## battle_ship
module battle_ship(
      input wire clk,			 
      input wire clr,
      input wire btnU,
      input wire btnD,
      input wire btnR,
      input wire btnL,
      input wire sel,
	    input sw,
      output wire [2:0] red,	 
      output wire [2:0] green,   
      output wire [1:0] blue,	     
      output wire [3:0] an,
      output wire [7:0] seg,
      output wire hsync,		 
      output wire vsync			 
	);
Size: ~30 I/O pins, roughly 14000 um^2 of cells after synthesis.
make LEC_CHECK=0 CAP_MARGIN=20 CELL_PAD_IN_SITES_GLOBAL_PLACEMENT=1 CORE_ASPECT_RATIO=1.64 CORE_MARGIN=2 CORE_UTILIZATION=61 CTS_CLUSTER_SIZE=23 PLACE_DENSITY_LB_ADDON=0.14 SETUP_SLACK_MARGIN=-0.0 SLEW_MARGIN=20 TNS_END_PERCENT=85 finish   # period 6.4 ns
run.sh (not shown) runs the stock make flow with config.mk's settings and CLKGATE_MAP_FILE=.
==> next run, changes <==
==> flow/config.mk (replaced) <==
export PLATFORM = sky130hd
export DESIGN_NAME = battle_ship
export DESIGN_NICKNAME = battle_ship
export VERILOG_FILES = /design/flow/design.v
export SDC_FILE = /design/flow/constraint.sdc
export NUM_CORES = 4
export LEC_CHECK = 0
export CAP_MARGIN = 20
export CORE_MARGIN = 2
export CORE_UTILIZATION = 63
export SLEW_MARGIN = 20
==> flow/constraint.sdc (replaced) <==
create_clock -name core_clock -period 3.97 [get_ports {clk}]
set_input_delay 0.7940 -clock core_clock [delete_from_list [all_inputs] [get_ports {clk}]]
set_output_delay 0.7940 -clock core_clock [all_outputs]
set_load 0.01 [all_outputs]
What happened:
- The new run passed the timing, design-rule and antenna checks
- setup slack loses 1.7 ns
- die area fell by a few percent
- sequential share of layout area went down by 1.8 points
- power grows by well over a third
- routed wire length grows by a few percent
==> next run, changes <==
--- a/flow/config.mk
+++ b/flow/config.mk
@@ -8,4 +8,5 @@
 export CAP_MARGIN = 20
 export CORE_MARGIN = 2
-export CORE_UTILIZATION = 63
+export CORE_UTILIZATION = 70
+export CTS_CLUSTER_SIZE = 32
 export SLEW_MARGIN = 20
==> flow/constraint.sdc (replaced) <==
create_clock -name core_clock -period 8.68 [get_ports {clk}]
set_input_delay 1.7360 -clock core_clock [delete_from_list [all_inputs] [get_ports {clk}]]
set_output_delay 1.7360 -clock core_clock [all_outputs]
set_load 0.01 [all_outputs]
The changed run produced a clean layout. Final area drops by a few percent. Final cell count drops by a few percent. Die area drops by roughly a tenth. Core utilization climbs by 4.1 points. Count of clock-buffer cells in the layout drops by 5. Worst setup slack gains 3.8 ns. Power drops by well over a third.
==> next run, changes <==
--- a/flow/config.mk
+++ b/flow/config.mk
@@ -6,7 +6,7 @@
 export NUM_CORES = 4
 export LEC_CHECK = 0
+export ABC_AREA = 1
 export CAP_MARGIN = 20
 export CORE_MARGIN = 2
-export CORE_UTILIZATION = 70
-export CTS_CLUSTER_SIZE = 32
+export CORE_UTILIZATION = 72
 export SLEW_MARGIN = 20
==> flow/constraint.sdc (replaced) <==
create_clock -name core_clock -period 4.46 [get_ports {clk}]
set_input_delay 0.8920 -clock core_clock [delete_from_list [all_inputs] [get_ports {clk}]]
set_output_delay 0.8920 -clock core_clock [all_outputs]
set_load 0.01 [all_outputs]
With this change the flow aborted during global routing (5_1_grt) with GRT-0232.
Die area shrinks by 2.8%.
Area after synthesis barely changes.
Synthesized cell count grows by 19%.
==> next run, changes <==
--- a/flow/config.mk
+++ b/flow/config.mk
@@ -11,2 +11,3 @@
 export CORE_UTILIZATION = 72
 export SLEW_MARGIN = 20
+export TNS_END_PERCENT = 15
==> flow/constraint.sdc (replaced) <==
create_clock -name core_clock -period 13.4 [get_ports {clk}]
set_input_delay 2.6800 -clock core_clock [delete_from_list [all_inputs] [get_ports {clk}]]
set_output_delay 2.6800 -clock core_clock [all_outputs]
set_load 0.01 [all_outputs]
The changed run produced a clean layout.
Die area does not change.
Synthesized area does not change.
Synthesized cell count stays the same.

battle_ship again, from the RTL that the note above started with.
clock: 8.06 ns
lec_check: 0
cap_margin: 20
core_margin: 2
core_utilization: 60
cts_cluster_size: 61
max_routing_layer: met4
setup_slack_margin: 1.97
slew_margin: 20
Next try:
--- a/flow/config.mk
+++ b/flow/config.mk
@@ -8,7 +8,4 @@
 export CAP_MARGIN = 20
 export CORE_MARGIN = 2
-export CORE_UTILIZATION = 60
-export CTS_CLUSTER_SIZE = 61
-export MAX_ROUTING_LAYER = met4
-export SETUP_SLACK_MARGIN = 1.97
+export CORE_UTILIZATION = 40
 export SLEW_MARGIN = 20
==> flow/constraint.sdc (replaced) <==
create_clock -name core_clock -period 10.0 [get_ports {clk}]
set_input_delay 2.0000 -clock core_clock [delete_from_list [all_inputs] [get_ports {clk}]]
set_output_delay 2.0000 -clock core_clock [all_outputs]
set_load 0.01 [all_outputs]
After rerunning: The new run went through all stages and came out clean; power is lower by 15%; cell area is higher by 2.5%; first-iteration DRC count is lower by 25%; worst hold slack loses 12 ps; via count is lower by 1.8%; count of clock-buffer cells in the layout is lower by 3; worst setup slack gains 2000 ps; wire length is higher by about 2.4%; core utilization is lower by 21 points.
Next try:
--- a/flow/config.mk
+++ b/flow/config.mk
@@ -6,6 +6,8 @@
 export NUM_CORES = 4
 export LEC_CHECK = 0
+export ABC_AREA = 1
 export CAP_MARGIN = 20
 export CORE_MARGIN = 2
 export CORE_UTILIZATION = 40
+export PLACE_DENSITY_LB_ADDON = 0.3
 export SLEW_MARGIN = 20
After rerunning: Global-route usage falls by 4.4 points; area after synthesis hardly moves; clock power is about the same; cell count rises by about a fifth; die size stays flat; combinational power falls by a little under a tenth; critical path depth rises by 23; routed wire length falls by about a fifth; cell area rises slightly; clock skew rises by 5.1 ps.
Next try:
--- a/flow/config.mk
+++ b/flow/config.mk
@@ -6,8 +6,7 @@
 export NUM_CORES = 4
 export LEC_CHECK = 0
-export ABC_AREA = 1
 export CAP_MARGIN = 20
-export CORE_MARGIN = 2
+export CORE_MARGIN = 9
 export CORE_UTILIZATION = 40
-export PLACE_DENSITY_LB_ADDON = 0.3
+export GPL_ROUTABILITY_DRIVEN = 0
 export SLEW_MARGIN = 20
Effect: Power is higher by a few percent; routed wire length goes up by roughly a tenth; worst setup slack gets better by 1200 ps; combinational power is higher by a little under a tenth; die size grows by about a fifth; maximum frequency goes up by a quarter to a third; design area fell slightly; register-to-register slack is better by 1300 ps; clock-buffer cell count stays the same; via count increases by a few percent; hold slack improves by 16 ps.

job 4096:
battle_ship again, from the RTL that the note above started with.
==> flow/config.mk <==
export PLATFORM = sky130hd
export DESIGN_NAME = battle_ship
export DESIGN_NICKNAME = battle_ship
export VERILOG_FILES = /design/flow/design.v
export SDC_FILE = /design/flow/constraint.sdc
export NUM_CORES = 4
export LEC_CHECK = 0
export CAP_MARGIN = 20
export CORE_MARGIN = 2
export CORE_UTILIZATION = 68
export CTS_CLUSTER_DIAMETER = 30
export SLEW_MARGIN = 20
==> flow/constraint.sdc <==
create_clock -name core_clock -period 3.24 [get_ports {clk}]
set_input_delay 0.6480 -clock core_clock [delete_from_list [all_inputs] [get_ports {clk}]]
set_output_delay 0.6480 -clock core_clock [all_outputs]
set_load 0.01 [all_outputs]
Flow for job 4096 halted at global routing (5_1_grt), error code GRT-0116.
The following lists how job 556 was set up differently from job 4096:
# job 4096
export LEC_CHECK = 0
export CAP_MARGIN = 20
export CORE_MARGIN = 2
export CORE_UTILIZATION = 68
export CTS_CLUSTER_DIAMETER = 30
export SLEW_MARGIN = 20
create_clock -name core_clock -period 3.24 [get_ports {clk}]
# job 556
export LEC_CHECK = 0
export CAP_MARGIN = 20
export CORE_MARGIN = 2
export CORE_UTILIZATION = 40
export SLEW_MARGIN = 20
create_clock -name core_clock -period 3.92 [get_ports {clk}]
Results
- Job 556 closes out successfully: all stages finished, all timing, DRC and antenna checks passed.
- On post-detailed-placement half-perimeter wirelength: job 556 sits above job 4096.
- Job 4096 fits on a die that is smaller than the die of job 556.
- Job 556 vs job 4096: width of the die up
- Delta (job 556 minus job 4096): die boundary height now sits higher, synthesized chip area reported by yosys now sits at about the same level, depth of the CTS H-tree now sits lower.
- Against job 4096, job 556 comes in 123 lower on number of resized instances in the post-cts repair step.
### job 556 -> job 4194
# job 556
export LEC_CHECK = 0
export CAP_MARGIN = 20
export CORE_MARGIN = 2
export CORE_UTILIZATION = 40
export SLEW_MARGIN = 20
create_clock -name core_clock -period 3.92 [get_ports {clk}]
# job 4194
export LEC_CHECK = 0
export CAP_MARGIN = 20
export CORE_MARGIN = 2
export CORE_UTILIZATION = 59
export SLEW_MARGIN = 20
create_clock -name core_clock -period 5.4 [get_ports {clk}]
Notes after the runs:
Between job 556 and job 4194, die extent in x decreased.
Compared with job 556, in job 4194 total power moved down, data required time at the worst endpoint increased 1.45 ns, placement-stage cell area saw a decrease.
Summary of job 4194 over job 556: pre-CTS worst setup slack +1.08 ns; worst hold slack went up; met3 global-route usage has increased; net count reported at finish fell 127; number of vias in the routed layout fell by 248.
From job 556 to job 4194, count of cells along the worst hold path did not move at all.
Looking at worst-case reg-to-reg path depth, job 4194 sits above job 556.

ember:
Starting RTL as in the previous note.
==> flow/design.v (excerpt) <==
module battle_ship(
      input wire clk,			 
      input wire clr,
      input wire btnU,
      input wire btnD,
      input wire btnR,
      input wire btnL,
      input wire sel,
	    input sw,
      output wire [2:0] red,	 
      output wire [2:0] green,   
      output wire [1:0] blue,	     
      output wire [3:0] an,
      output wire [7:0] seg,
      output wire hsync,		 
      output wire vsync			 
	);
==> flow/config.mk <==
export PLATFORM = sky130hd
export DESIGN_NAME = battle_ship
export DESIGN_NICKNAME = battle_ship
export VERILOG_FILES = /design/flow/design.v
export SDC_FILE = /design/flow/constraint.sdc
export NUM_CORES = 4
export LEC_CHECK = 0
export CAP_MARGIN = 20
export CORE_MARGIN = 2
export CORE_UTILIZATION = 72
export PLACE_DENSITY = 0.78
export SETUP_SLACK_MARGIN = -0.22
export SLEW_MARGIN = 20
==> flow/constraint.sdc <==
create_clock -name core_clock -period 3.59 [get_ports {clk}]
set_input_delay 0.7180 -clock core_clock [delete_from_list [all_inputs] [get_ports {clk}]]
set_output_delay 0.7180 -clock core_clock [all_outputs]
set_load 0.01 [all_outputs]
ember finished all stages; layout check result: FAIL, due to setup timing.
### ember -> onyx
Settings: PLACE_DENSITY removed (was 0.78); CORE_UTILIZATION changed from 72 to 56; SETUP_SLACK_MARGIN removed (was -0.22); the clock period (ns, I/O delays scaled along) changed from 3.59 to 5.21.
Findings:
The higher slew of the pin with the lowest slew margin of ember and onyx is in ember. Relative to ember, the core area measured on onyx has increased by more than a quarter. From ember to onyx the numbers moved as follows: utilization went down 25 points; number of setup violations in the final report went down. Across ember and onyx, a clean result was obtained everywhere but in ember. ember: all stages done; final checks FAILED (setup timing). Per the comparison of onyx with ember, iteration-0 DRC count of the detailed router shrank by about 44%, first-pass iteration count of the detailed router shrank by 6. Largest net degree at the start of global routing (higher): onyx. Diff ember -> onyx | sequential share of layout area | increase of 2.6 points. The lower buffers plus inverters on the worst setup path came out of onyx. Going from ember to onyx, met3 capacity usage during global routing moved down; count of clock-buffer cells in the layout moved up.
Input changes introduced in amber (baseline for comparison: onyx):
Settings: CORE_UTILIZATION: 56 -> 72; ABC_AREA: unset -> 1; the clock period (ns, I/O delays scaled along): 5.21 -> 6.63.
==> results <==
- amber vs onyx — global-route usage rose 6.3 points.
- Switching part of the total was higher in the run labelled amber.
- Compare amber and onyx | post-layout total power lower: amber
- Side by side, post-layout period usage of the worst path turned out higher in amber than in onyx.
- Comparing amber and onyx, clock tree buffer count of the final layout is lower on amber.
No activity file was given, so power comes from the tool's default toggle rates.
